Design calculator, start of the top module:
module calculator (input CLOCK_50,
							input RESET,
							input KEYPRESSED,
							input [3:0] KEYCODE,
							input [3:0] KEY,
							output [0:6] HEX0, HEX1, HEX2, HEX3, HEX4, HEX5, HEX6, HEX7
							);
For scale: roughly 8900 cells after synthesis, about 220 flip-flops, ~67 I/O pins.
clock: 21.3 ns
lec_check: 0
abc_area: 1
cap_margin: 20
core_margin: 2
core_utilization: 72
cts_cluster_diameter: 180
cts_cluster_size: 96
setup_slack_margin: 5.0
slew_margin: 20
tns_end_percent: 5
run.sh (not shown) runs the stock make flow with config.mk's settings and CLKGATE_MAP_FILE=.
The baseline never finished: it broke off in global routing.
==> next run, changes <==
Settings changed: CORE_UTILIZATION 72 to 69, CTS_CLUSTER_DIAMETER 180 to not set, CTS_CLUSTER_SIZE 96 to not set, SETUP_SLACK_MARGIN 5.0 to not set, TNS_END_PERCENT 5 to not set.
Clock period 21.3 ns to 37.2 ns, I/O delays scaled along.
=> With this change the flow completed with no timing, DRC or antenna violations; area after synthesis is unchanged; die area grows by 4.3%; synthesized cell count does not change.
==> next run, changes <==
Settings changed: CORE_UTILIZATION 69 to 65, MAX_ROUTING_LAYER set to met4.
Clock period 37.2 ns to 30.7 ns, I/O delays scaled along.
=> Final area is higher by a few percent. Cell count came out higher by a few percent. Die size is higher by a few percent. Core utilization came out lower by 2.0 points. Fmax rose by about a fifth. Clock-buffer cell count is higher by 3. Routed wire length went up by a few percent. Worst setup slack degrades by 1.5 ns.
==> next run, changes <==
Settings changed: CAP_MARGIN 20 to 15, CORE_UTILIZATION 65 to 72, SETUP_SLACK_MARGIN set to 3.78.
With this change the flow ran to the end with violations: max-capacitance violations, max-slew violations; via count increases by a few percent; synthesized cell count stays the same; routed wire length grows by roughly a tenth; die size went down by roughly a tenth.

---

calculator again, from the RTL that the note above started with.
clock: 24.6 ns
lec_check: 0
abc_area: 1
cap_margin: 5
core_margin: 2
core_utilization: 71
max_routing_layer: met4
slew_margin: 20
The starting point failed in global routing, error GRT-0232.
==> next run, changes <==
CORE_UTILIZATION = 65   (was 71)
Outcome: Now the flow finished but failed the layout checks on setup timing; die area came out higher by 9.1%; synthesized area stays the same; synthesized cell count does not change.
==> next run, changes <==
CAP_MARGIN = 20   (was 5)
clock period = 31.3 ns   (was 24.6 ns; I/O delays follow)
What happened:
- With this change the flow ran to the end with no violations
- design area decreases by 15%
- worst setup slack gets better by 5.2 ns
- final cell count decreases by 9.1%
- clock-buffer cell count increases by 7
- worst hold slack gets worse by 0.013 ns
==> next run, changes <==
CORE_UTILIZATION = 40   (was 65)
MAX_ROUTING_LAYER = default   (was met4)
SETUP_SLACK_MARGIN = 5.0   (was default)
clock period = 38.4 ns   (was 31.3 ns; I/O delays follow)
After rerunning: Non-clock buffer count shrinks by 93. Core utilization shrinks by 27 points. Synthesized cell count stays the same. Clock-buffer cell count shrinks by 1. Worst hold slack hardly moves. Setup slack gains 5.7 ns.

---

## wip/cedar
Starting RTL as in the previous note.
clock: 58.1 ns
lec_check: 0
abc_area: 1
cap_margin: 20
cell_pad_in_sites_global_placement: 1
core_margin: 3
core_utilization: 19
cts_cluster_diameter: 53
place_density: 0.48
setup_slack_margin: 5.0
slew_margin: 0
## Diff of input files: wip/tundra against wip/cedar
- a deleted CELL_PAD_IN_SITES_GLOBAL_PLACEMENT that had been 1
- a deleted SETUP_SLACK_MARGIN that had been 5.0
- a change of CORE_UTILIZATION from 19 to 40
- a change of CORE_MARGIN from 3 to 2
- a deleted PLACE_DENSITY that had been 0.48
- a change of SLEW_MARGIN from 0 to 20
- a deleted CTS_CLUSTER_DIAMETER that had been 53
- a change of the clock period (ns, I/O delays scaled along) from 58.1 to 38.4
[summary]
Relative to wip/cedar, number of vias per cell after detailed routing has increased by 19% in wip/tundra. wip/tundra went all the way through the flow, and no timing, DRC or antenna check failed. Global routing usage summed across all routing layers in wip/tundra vs wip/cedar: up 9.8 points. Going from wip/cedar to wip/tundra, design area shrank by a few percent. wip/tundra ended up with fewer standard cells than wip/cedar.
Here is what was changed in the inputs of wip/yarrow compared with wip/tundra.
- CORE_UTILIZATION changed from 40 to 11
- the clock period (ns, I/O delays scaled along) changed from 38.4 to 71.7
Findings:
Compared with wip/tundra, wip/yarrow shows a cell area that is 10% higher.
Of the two values seen for source of the critical timing path, operand_A.bcdreg[1] was produced by wip/tundra and operand_A.bcdreg[5] by wip/yarrow.
Against wip/tundra as the reference, wip/yarrow delivers a higher non-clock buffer instance count of the final layout.
The met3 global-route usage reported for wip/yarrow is smaller than that of wip/tundra by 1.4 points.
[inputs] wip/onyx vs wip/yarrow
- CORE_UTILIZATION changed from 11 to 40
- the clock period (ns, I/O delays scaled along) changed from 71.7 to 50.0
==> comparison <==
Iteration tally of the first detailed-router pass (lower): wip/yarrow
Compared to wip/yarrow, wip/onyx shows a narrower setup margin.
Going from wip/yarrow to wip/onyx, number of buffers created by CTS shows an increase of 17%, number of pins with negative max-slew slack in the final report about even.

---

## red
calculator again, from the RTL that the note above started with.
clock: 21.5 ns
lec_check: 0
abc_area: 1
cap_margin: 20
core_margin: 2
core_utilization: 72
cts_cluster_diameter: 376
cts_cluster_size: 99
place_density: 0.38
setup_slack_margin: 5.0
slew_margin: 20
tns_end_percent: 5
red did not make it past 5_1_grt, where a tool error ended it.
The inputs of blue differ from those of red as listed below.
- TNS_END_PERCENT no longer set, was 5
- CTS_CLUSTER_DIAMETER no longer set, was 376
- CORE_UTILIZATION now 31, was 72
- SETUP_SLACK_MARGIN no longer set, was 5.0
- PLACE_DENSITY no longer set, was 0.38
- CTS_CLUSTER_SIZE no longer set, was 99
- the clock period (ns, I/O delays scaled along) now 38.4, was 21.5
==> comparison <==
blue: no failed stages, no open violations at the end. Of red and blue, the lower number of placed instances with taps included belongs to red. Taking red as the reference, in blue weighted congestion at the end of routability-driven global placement fell 9.8%; area fraction in full adders, half adders and majority gates about even. red → blue: cell count after synthesis flat; post-detailed-placement half-perimeter wirelength fell by 2900 µm; die height +140 µm; total cell area at the placement stage shows a reduction of 10%; number of buffers created by CTS increased 21. [blue vs red] width of the die: higher in blue. Against red as the reference, blue delivers a higher worst-case setup slack after placement. Looking at die size, blue sits about 130% higher than red does.
Changes in green relative to blue:
- MAX_ROUTING_LAYER newly set to met4
- CORE_UTILIZATION changed from 31 to 71
- the clock period (ns, I/O delays scaled along) changed from 38.4 to 24.2
Findings:
- green did not make it past 5_1_grt, where a tool error ended it.
- Number of buffers inserted to repair setup after CTS: green vs blue up 205
- Number of cell instances after yosys synthesis: blue vs green, no meaningful difference
- HPWL reported at the end of detailed placement grows by a few percent when moving from blue to green.
- Comparing green against blue, there is no change at all in number of clock sinks.
Here is what was changed in the inputs of orange compared with green.
- CORE_UTILIZATION: 71 -> 44
- MAX_ROUTING_LAYER: met4 -> unset
- the clock period (ns, I/O delays scaled along): 24.2 -> 33.3
==> comparison <==
- No stage failed in orange, and the final checks on the layout all came back clean.
- Comparing green with orange, the H-tree level count came out essentially unchanged.
- Die footprint was higher in the run labelled orange.
- Per the comparison of orange with green, cell area after placement fell 11%; number of buffers inserted by post-CTS setup repair fell 205; count of cells resized by post-cts repair fell 258; post-synthesis chip area from yosys about even; width of the die rose 27%.
- Diff green -> orange | instance count after placement with tap cells included | decrease of 293
The following lists how purple was set up differently from orange:
- swapping 44 for 68 in CORE_UTILIZATION
- putting CTS_CLUSTER_SIZE at 34 where nothing was set
- swapping 33.3 for 21.4 in the clock period (ns, I/O delays scaled along)
### Flow results
- orange fits on a die that is larger than the die of purple.
- Routability congestion estimate was higher in the run labelled purple.
- Comparing purple against orange, there is no change at all in number of enable flip-flop cells.
- Of the two candidates, orange has the better worst setup slack before clock tree synthesis and purple the worse one.
- No final results exist for purple, since it was stopped by error ODB-0269 during 5_1_grt.
- As far as number of levels in the clock H-tree goes, orange and purple are indistinguishable; the numbers are identical.
- STATUS core region area: purple wins against orange
- Number of gates resized after cts was lower in orange than in purple.
- Count of cell types in the netlist: orange vs purple identical
- Number of cell rows (purple vs. orange) decreases by more than 10%

---

the previous run:
Starting RTL as in the previous note.
==> flow/config.mk <==
export PLATFORM = sky130hd
export DESIGN_NAME = calculator
export DESIGN_NICKNAME = calculator
export VERILOG_FILES = /design/flow/design.v
export SDC_FILE = /design/flow/constraint.sdc
export NUM_CORES = 4
export LEC_CHECK = 0
export ABC_AREA = 1
export CAP_MARGIN = 20
export CELL_PAD_IN_SITES_GLOBAL_PLACEMENT = 1
export CORE_MARGIN = 3
export CORE_UTILIZATION = 58
export CTS_CLUSTER_DIAMETER = 253
export PLACE_DENSITY = 0.48
export SETUP_SLACK_MARGIN = -1.56
export SLEW_MARGIN = 0
==> flow/constraint.sdc <==
create_clock -name core_clock -period 21.3 [get_ports {CLOCK_50}]
set_input_delay 4.2600 -clock core_clock [delete_from_list [all_inputs] [get_ports {CLOCK_50}]]
set_output_delay 4.2600 -clock core_clock [all_outputs]
set_load 0.01 [all_outputs]
global routing (5_1_grt): the previous run exited with error
Modified inputs, the current run compared to the previous run
Settings: CORE_UTILIZATION changed from 58 to 19; SETUP_SLACK_MARGIN changed from -1.56 to 5.0; TNS_END_PERCENT newly set to 15; ABC_AREA changed from 1 to 0; CTS_CLUSTER_DIAMETER changed from 253 to 53; CTS_CLUSTER_SIZE newly set to 16; the clock period (ns, I/O delays scaled along) changed from 21.3 to 58.1.
--- outcome ---
The current run ended with every stage complete and zero timing, DRC or antenna violations.
In the metrics for the previous run and the current run, the one carrying the lower post-synth design cell area is the previous run.
Diff the previous run -> the current run: post-synthesis area per instance increased by about 23% relative to the old numbers, core area increased by 190000 um2 relative to the old numbers, site row count increased by about 80% relative to the old numbers, share of the core filled by cells before placement decreased by 40 points relative to the old numbers.
Taking the previous run as the reference, in the current run number of cells after detailed placement now larger, fraction of synthesized cell area in xor and xnor cells now larger, synthesized-area fraction occupied by ao, oa, aoi and oai cells now larger, maximum level of the CTS H-tree now larger.
